Design Top, start of the top module:
module Top(clk, rst, Trig, Echo, distance, sel);
input clk, rst, Echo;
output Trig;
output [6:0] distance;
output [3:0] sel;
wire [19:0] dis;
wire [1:0] state;
wire clk_1k;
counter_1000 u3(.clk(clk), .rst(rst), .clkout(clk_1k), .statechange(state));
TrigSignal u1(.clk_1m(clk), .rst(rst), .trig(Trig));
PosCounter u2(.clk_1m(clk), .rst(rst), .echo(Echo), .dis_count(dis));
Showdigit u4(.in(dis),.LED_activating_counter(state),.out1(distance[6:0]),.out2(sel[3:0]));
endmodule  
Size: roughly 4000 cells after synthesis, about 15 I/O pins, about 28000 um2 of cells after synthesis.
Settings: LEC_CHECK=0, CAP_MARGIN=35, CORE_MARGIN=2, CORE_UTILIZATION=72, CTS_CLUSTER_DIAMETER=41, HOLD_SLACK_MARGIN=-0.1, MAX_ROUTING_LAYER=met4, PLACE_DENSITY=0.91, SLEW_MARGIN=20, TNS_END_PERCENT=40; clock period 704.0 ns.
run.sh (not shown) runs the stock make flow with config.mk's settings and CLKGATE_MAP_FILE=.
Rerun with:
Settings changed: ABC_AREA set to 1, CTS_CLUSTER_DIAMETER 41 to unset, CTS_CLUSTER_SIZE set to 13, HOLD_SLACK_MARGIN -0.1 to 0.29, MAX_ROUTING_LAYER met4 to unset, PLACE_DENSITY 0.91 to unset, PLACE_DENSITY_LB_ADDON set to 0.28, TNS_END_PERCENT 40 to unset.
Clock period 704.0 ns to 163.0 ns, I/O delays scaled along.
Result: First-iteration DRC count falls by 24%; worst setup slack loses 410 ns; die size goes up by 14%; routed wire length shrinks by 1.8%; via count rises by 3.7%; sequential share of layout area falls by 0.75 points; flip-flop count stays the same; global-route usage decreases by 5.4 points; utilization went down by 0.52 points.
Rerun with:
Settings changed: CAP_MARGIN 35 to 10, CORE_ASPECT_RATIO set to 0.85, CTS_CLUSTER_DIAMETER set to 272, CTS_CLUSTER_SIZE 13 to 15, GPL_ROUTABILITY_DRIVEN set to 0, GPL_TIMING_DRIVEN set to 1, HOLD_SLACK_MARGIN 0.29 to 0.3, MAX_ROUTING_LAYER set to met5, PLACE_DENSITY_LB_ADDON 0.28 to 0.24, SLEW_MARGIN 20 to 40.
- via count came out higher by 1.5%
- hold slack improved by 0.0087 ns
- sequential share of layout area is unchanged
Rerun with:
Settings changed: CAP_MARGIN 10 to 35, CORE_ASPECT_RATIO 0.85 to unset, CTS_CLUSTER_DIAMETER 272 to 191, CTS_CLUSTER_SIZE 15 to 13, GPL_ROUTABILITY_DRIVEN 0 to unset, GPL_TIMING_DRIVEN 1 to unset, HOLD_SLACK_MARGIN 0.3 to unset, MAX_ROUTING_LAYER met5 to unset, PLACE_DENSITY_LB_ADDON 0.24 to 0.28, SLEW_MARGIN 40 to 35.
Routed wire length fell by 4.3%.
Worst hold slack got worse by 0.0085 ns.
Via count fell by 1.5%.
Utilization hardly moves.


Setup of oak:
The RTL this note starts from:
==> flow/design.v <==
module counter_1000(clk,rst,clkout,statechange);
input clk,rst;
output clkout;
output [1:0] statechange;
reg clkout;
reg [9:0] flag1;
reg [1:0] statechange;
always @(posedge clk) 
begin   
    if(rst)
        begin
            flag1<=0;
            clkout<=1'b1;
        end
	else if(flag1<500) 
		begin
			flag1<=flag1+1;
			clkout<=1'b1;
		end 
	else if(flag1<1000)
		begin
			flag1<=flag1+1;
			clkout<=1'b0;
        end
    else if(flag1==1000)
        begin
            flag1<=0;
            clkout<=1'b1;
		end
end
always @(posedge clk)
begin 
    if(rst)
        statechange <= 0;
    else if(flag1==1000)
    begin
        if(statechange<3)
            statechange <= statechange + 1;
        else
            statechange <= 0;
    end
end
endmodule
module TrigSignal(clk_1m,rst,trig);
input clk_1m,rst;
output trig;
reg trig;
reg [16:0]flag1;
always @(posedge clk_1m) 
begin   
    if(rst)
        begin
            flag1<=0;
            trig<=1'b0;
        end
	else if(flag1<15) 
		begin
			flag1<=flag1+1;
			trig<=1'b1;
		end 
	else if(flag1<100000)
		begin
			flag1<=flag1+1;
			trig<=1'b0;
        end
    else if(flag1==100000)
        begin
            flag1<=0;
            trig<=1'b0;
		end
end
endmodule 
module PosCounter(clk_1m,rst,echo,dis_count);
input clk_1m,rst,echo;
output [19:0] dis_count;
reg [19:0] dis_count;
reg [19:0] count;
reg [19:0] countfinal;
always@(posedge clk_1m)
begin 
    if(rst)
    begin
        dis_count <= 0;
        count <= 0;
        countfinal <= 0;
    end
    else if(echo == 1'b1)
    begin
        count <= count+1;
        countfinal <= count;
    end
    else 
    begin
        dis_count <= countfinal *120 >> 6;
        count <= 0;
    end
end 
endmodule  
module Showdigit(in,LED_activating_counter,out1,out2);
input [19:0] in;
input [1:0] LED_activating_counter;
output reg [6:0] out1;
output reg [3:0] out2;
reg [3:0] outnumber;
always @(*)
begin
    case(LED_activating_counter)
    2'b00: 
    begin
        out2 = 4'b0111; 
        outnumber = (in / 10000)%10; 
    end
    2'b01: 
    begin
        out2 = 4'b1011; 
        outnumber = (in / 1000)%10; 
    end
    2'b10: 
    begin
        out2 = 4'b1101; 
        outnumber = ((in / 100)%10); 
    end
    2'b11: 
    begin
        out2 = 4'b1110; 
        outnumber = ((in / 10)%10); 
    end
    default: begin out2 = 4'b1111; outnumber = 4'b0000; end
    endcase
end
always@(*)
begin
    case(outnumber)
    4'b0000: out1 = 7'b0000001;  
    4'b0001: out1 = 7'b1001111;  
    4'b0010: out1 = 7'b0010010;  
    4'b0011: out1 = 7'b0000110;  
    4'b0100: out1 = 7'b1001100;  
    4'b0101: out1 = 7'b0100100;  
    4'b0110: out1 = 7'b0100000;  
    4'b0111: out1 = 7'b0001111;  
    4'b1000: out1 = 7'b0000000;  
    4'b1001: out1 = 7'b0000100;  
    default: out1 = 7'b0000001;  
    endcase
end
endmodule  
module Top(clk, rst, Trig, Echo, distance, sel);
input clk, rst, Echo;
output Trig;
output [6:0] distance;
output [3:0] sel;
wire [19:0] dis;
wire [1:0] state;
wire clk_1k;
counter_1000 u3(.clk(clk), .rst(rst), .clkout(clk_1k), .statechange(state));
TrigSignal u1(.clk_1m(clk), .rst(rst), .trig(Trig));
PosCounter u2(.clk_1m(clk), .rst(rst), .echo(Echo), .dis_count(dis));
Showdigit u4(.in(dis),.LED_activating_counter(state),.out1(distance[6:0]),.out2(sel[3:0]));
endmodule  
export LEC_CHECK = 0
export ABC_AREA = 1
export CAP_MARGIN = 20
export CORE_MARGIN = 2
export CORE_UTILIZATION = 68
export CTS_CLUSTER_DIAMETER = 374
export CTS_CLUSTER_SIZE = 39
export PLACE_DENSITY = 0.6
export SLEW_MARGIN = 20
create_clock -name core_clock -period 903.0 [get_ports {clk}]
oak completed; timing, DRC and antenna clean
### oak -> pine
- CAP_MARGIN changed from 20 to 40
- CORE_UTILIZATION changed from 68 to 72
- PLACE_DENSITY removed (was 0.6)
- CTS_CLUSTER_DIAMETER removed (was 374)
- CTS_CLUSTER_SIZE changed from 39 to 13
- PLACE_DENSITY_LB_ADDON newly set to 0.28
- the clock period (ns, I/O delays scaled along) changed from 903.0 to 163.0
### Flow results
- Comparing row count for pine and oak, the smaller number came from pine.
- Per the comparison of pine with oak, filler-free cell count of the finished design held.
--- input diff pine..birch ---
- setting GPL_TIMING_DRIVEN to 1 for the first time
- changing CTS_CLUSTER_SIZE from 13 to 15
- setting GPL_ROUTABILITY_DRIVEN to 0 for the first time
- setting CORE_ASPECT_RATIO to 1.82 for the first time
- changing PLACE_DENSITY_LB_ADDON from 0.28 to 0.24
- changing CAP_MARGIN from 40 to 10
- changing SLEW_MARGIN from 20 to 40
- setting CTS_CLUSTER_DIAMETER to 272 for the first time
- setting HOLD_SLACK_MARGIN to 0.3 for the first time
- setting MAX_ROUTING_LAYER to met5 for the first time
Results
Each of the runs, namely pine and birch, reached the end of the flow and came out clean. Comparing pine against birch, there is no change at all in yosys synthesis chip area. For share of cell area taken by flip-flops and latches, birch and pine come out practically identical. birch vs. pine: core utilization lost 0.19 points; critical path depth lost 1.8%; buffer and inverter count on the worst path lost 7.4%; count of vias placed by the detailed router picked up an extra 756; overall die height picked up an extra about 34%. Per the comparison of birch with pine, clock skew did not really move; minimum setup slack in the final design went down.
Setup changes, birch to maple
- CTS_CLUSTER_DIAMETER now 323, was 272
- MAX_ROUTING_LAYER no longer set, was met5
- HOLD_SLACK_MARGIN now 0.29, was 0.3
- GPL_TIMING_DRIVEN no longer set, was 1
- CTS_CLUSTER_SIZE now 13, was 15
- CORE_ASPECT_RATIO no longer set, was 1.82
- GPL_ROUTABILITY_DRIVEN no longer set, was 0
- CAP_MARGIN now 35, was 10
Results
In summary, maple completed successfully, with a layout that passed the timing, DRC and antenna checks. Diff birch..maple | count of sequential standard cells | unchanged. Per the comparison of maple with birch, count of non-filler cells in the finished layout about even; worst path arrival time fell 0.52 ns. As far as net count of the finished layout is concerned, birch and maple perform about the same. Looking at post-layout minimum cycle time, maple sits 0.53 ns lower than birch does.
For cedar, these inputs were changed with respect to maple:
- SLEW_MARGIN: 40 -> 20
- CTS_CLUSTER_DIAMETER: 323 -> 243
Findings:
Core utilization essentially unchanged between cedar and maple. cedar vs. maple: time the final worst path needs with I/O delays and setup now smaller; sequential share of layout area comparable; hold slack comparable.
